// CPU
module CPU(
				clk,
			  rst_n,
		   IO_stall,
         awid_m_inf,
       awaddr_m_inf,
       awsize_m_inf,
      awburst_m_inf,
        awlen_m_inf,
      awvalid_m_inf,
      awready_m_inf,
        wdata_m_inf,
        wlast_m_inf,
       wvalid_m_inf,
       wready_m_inf,
          bid_m_inf,
        bresp_m_inf,
       bvalid_m_inf,
       bready_m_inf,
         arid_m_inf,
       araddr_m_inf,
        arlen_m_inf,
       arsize_m_inf,
      arburst_m_inf,
      arvalid_m_inf,
      arready_m_inf, 
          rid_m_inf,
        rdata_m_inf,
        rresp_m_inf,
        rlast_m_inf,
       rvalid_m_inf,
       rready_m_inf 
);
For scale: about 420 flip-flops, about 29,000 um^2 of cells after synthesis.
make LEC_CHECK=0 CAP_MARGIN=25 CELL_PAD_IN_SITES_DETAIL_PLACEMENT=2 CELL_PAD_IN_SITES_GLOBAL_PLACEMENT=2 CORE_MARGIN=2 CORE_UTILIZATION=68 CTS_CLUSTER_SIZE=99 GPL_ROUTABILITY_DRIVEN=0 GPL_TIMING_DRIVEN=0 MAX_ROUTING_LAYER=met5 PLACE_DENSITY=0.57 SLEW_MARGIN=35 TNS_END_PERCENT=45 finish   # period 5.87 ns
run.sh (not shown) runs the stock make flow with config.mk's settings and CLKGATE_MAP_FILE=.
The starting point aborted during 3_1_place_gp_skip_io.
Rerun with:
==> flow/config.mk (replaced) <==
export PLATFORM = sky130hd
export DESIGN_NAME = CPU
export DESIGN_NICKNAME = CPU
export VERILOG_FILES = /design/flow/design.v
export SDC_FILE = /design/flow/constraint.sdc
export NUM_CORES = 4
export LEC_CHECK = 0
export ABC_AREA = 1
export CAP_MARGIN = 20
export CORE_MARGIN = 2
export CORE_UTILIZATION = 66
export CTS_CLUSTER_SIZE = 22
export SLEW_MARGIN = 20
==> flow/constraint.sdc (replaced) <==
create_clock -name core_clock -period 2.63 [get_ports {clk}]
set_input_delay 0.5260 -clock core_clock [delete_from_list [all_inputs] [get_ports {clk}]]
set_output_delay 0.5260 -clock core_clock [all_outputs]
set_load 0.01 [all_outputs]
Effect:
- The new run completed, yet does not pass: negative setup slack
- die size is higher by a few percent
- synthesized cell count is higher by a quarter to a third
- area after synthesis is higher by a few percent
Rerun with:
--- a/flow/config.mk
+++ b/flow/config.mk
@@ -8,6 +8,11 @@
 export ABC_AREA = 1
-export CAP_MARGIN = 20
+export CAP_MARGIN = 0
+export CORE_ASPECT_RATIO = 0.94
 export CORE_MARGIN = 2
-export CORE_UTILIZATION = 66
-export CTS_CLUSTER_SIZE = 22
+export CORE_UTILIZATION = 72
+export CTS_CLUSTER_DIAMETER = 390
+export CTS_CLUSTER_SIZE = 100
+export HOLD_SLACK_MARGIN = 0.27
+export PLACE_DENSITY_LB_ADDON = 0.08
+export SETUP_SLACK_MARGIN = 0.5
 export SLEW_MARGIN = 20
Effect: Now the flow aborted during 5_1_grt. Area after synthesis does not change. Synthesized cell count is unchanged. Die size drops by 8.2%.

Starting RTL as in the previous note.
// CPU
module CPU(
				clk,
			  rst_n,
		   IO_stall,
         awid_m_inf,
       awaddr_m_inf,
       awsize_m_inf,
      awburst_m_inf,
        awlen_m_inf,
      awvalid_m_inf,
      awready_m_inf,
        wdata_m_inf,
        wlast_m_inf,
       wvalid_m_inf,
       wready_m_inf,
          bid_m_inf,
        bresp_m_inf,
       bvalid_m_inf,
       bready_m_inf,
         arid_m_inf,
       araddr_m_inf,
        arlen_m_inf,
       arsize_m_inf,
      arburst_m_inf,
      arvalid_m_inf,
      arready_m_inf, 
          rid_m_inf,
        rdata_m_inf,
        rresp_m_inf,
        rlast_m_inf,
       rvalid_m_inf,
       rready_m_inf 
);
clock: 3.27 ns
lec_check: 0
cap_margin: 15
core_margin: 2
core_utilization: 72
cts_cluster_diameter: 231
cts_cluster_size: 15
setup_slack_margin: 0.96
slew_margin: 20
The baseline failed in global routing, error GRT-0232.
Edit:
CAP_MARGIN = 20   (was 15)
CORE_UTILIZATION = 64   (was 72)
CTS_CLUSTER_DIAMETER = not set   (was 231)
CTS_CLUSTER_SIZE = not set   (was 15)
SETUP_SLACK_MARGIN = not set   (was 0.96)
clock period = 4.06 ns   (was 3.27 ns; I/O delays follow)
- Now the flow finished but failed the layout checks on negative setup slack
- die size went up by 12%
- synthesized area does not change
- synthesized cell count is unchanged
Edit:
CORE_UTILIZATION = 40   (was 64)
clock period = 5.88 ns   (was 4.06 ns; I/O delays follow)
What happened:
- The new run passed the timing, design-rule and antenna checks
- synthesized cell count stays the same
- worst setup slack improves by 1.2 ns
- wire length shrinks by 6.8%
- count of clock-buffer cells in the layout shrinks by 1
- die size grows by 59%
- critical path depth is unchanged
- total power shrinks by 33%
- final area shrinks by about 4%
- via count shrinks by about 9%
- final cell count grows by about 5.5%
- worst hold slack improves by 0.17 ns
Edit:
CORE_UTILIZATION = 72   (was 40)
CTS_CLUSTER_SIZE = 48   (was not set)
PLACE_DENSITY_LB_ADDON = 0.26   (was not set)
clock period = 5.41 ns   (was 5.88 ns; I/O delays follow)
Result: Sequential share of layout area drops by 0.18 points; count of clock-buffer cells in the layout drops by 3; power climbs by 4.9%; setup slack degrades by 0.12 ns; via count climbs by 9.6%; global-route usage climbs by 23 points; clock skew climbs by 0.0033 ns; die area drops by 44%; final cell count drops by 9.0%; worst hold slack degrades by 0.022 ns; clock power stays flat.
Edit:
CTS_CLUSTER_DIAMETER = 29   (was not set)
SETUP_SLACK_MARGIN = 1.31   (was not set)
After rerunning: The new run produced a layout that fails on negative setup slack; count of clock-buffer cells in the layout came out higher by 59; sequential power hardly moves; worst setup slack loses 0.11 ns; die size does not change; non-clock buffer count came out higher by 27; total power came out higher by 41%; worst hold slack gains 0.0032 ns; clock power came out higher by 91%; routed wire length came out higher by 11%; via count came out higher by 6.9%.
Power is estimated from default activity; no workload was simulated.
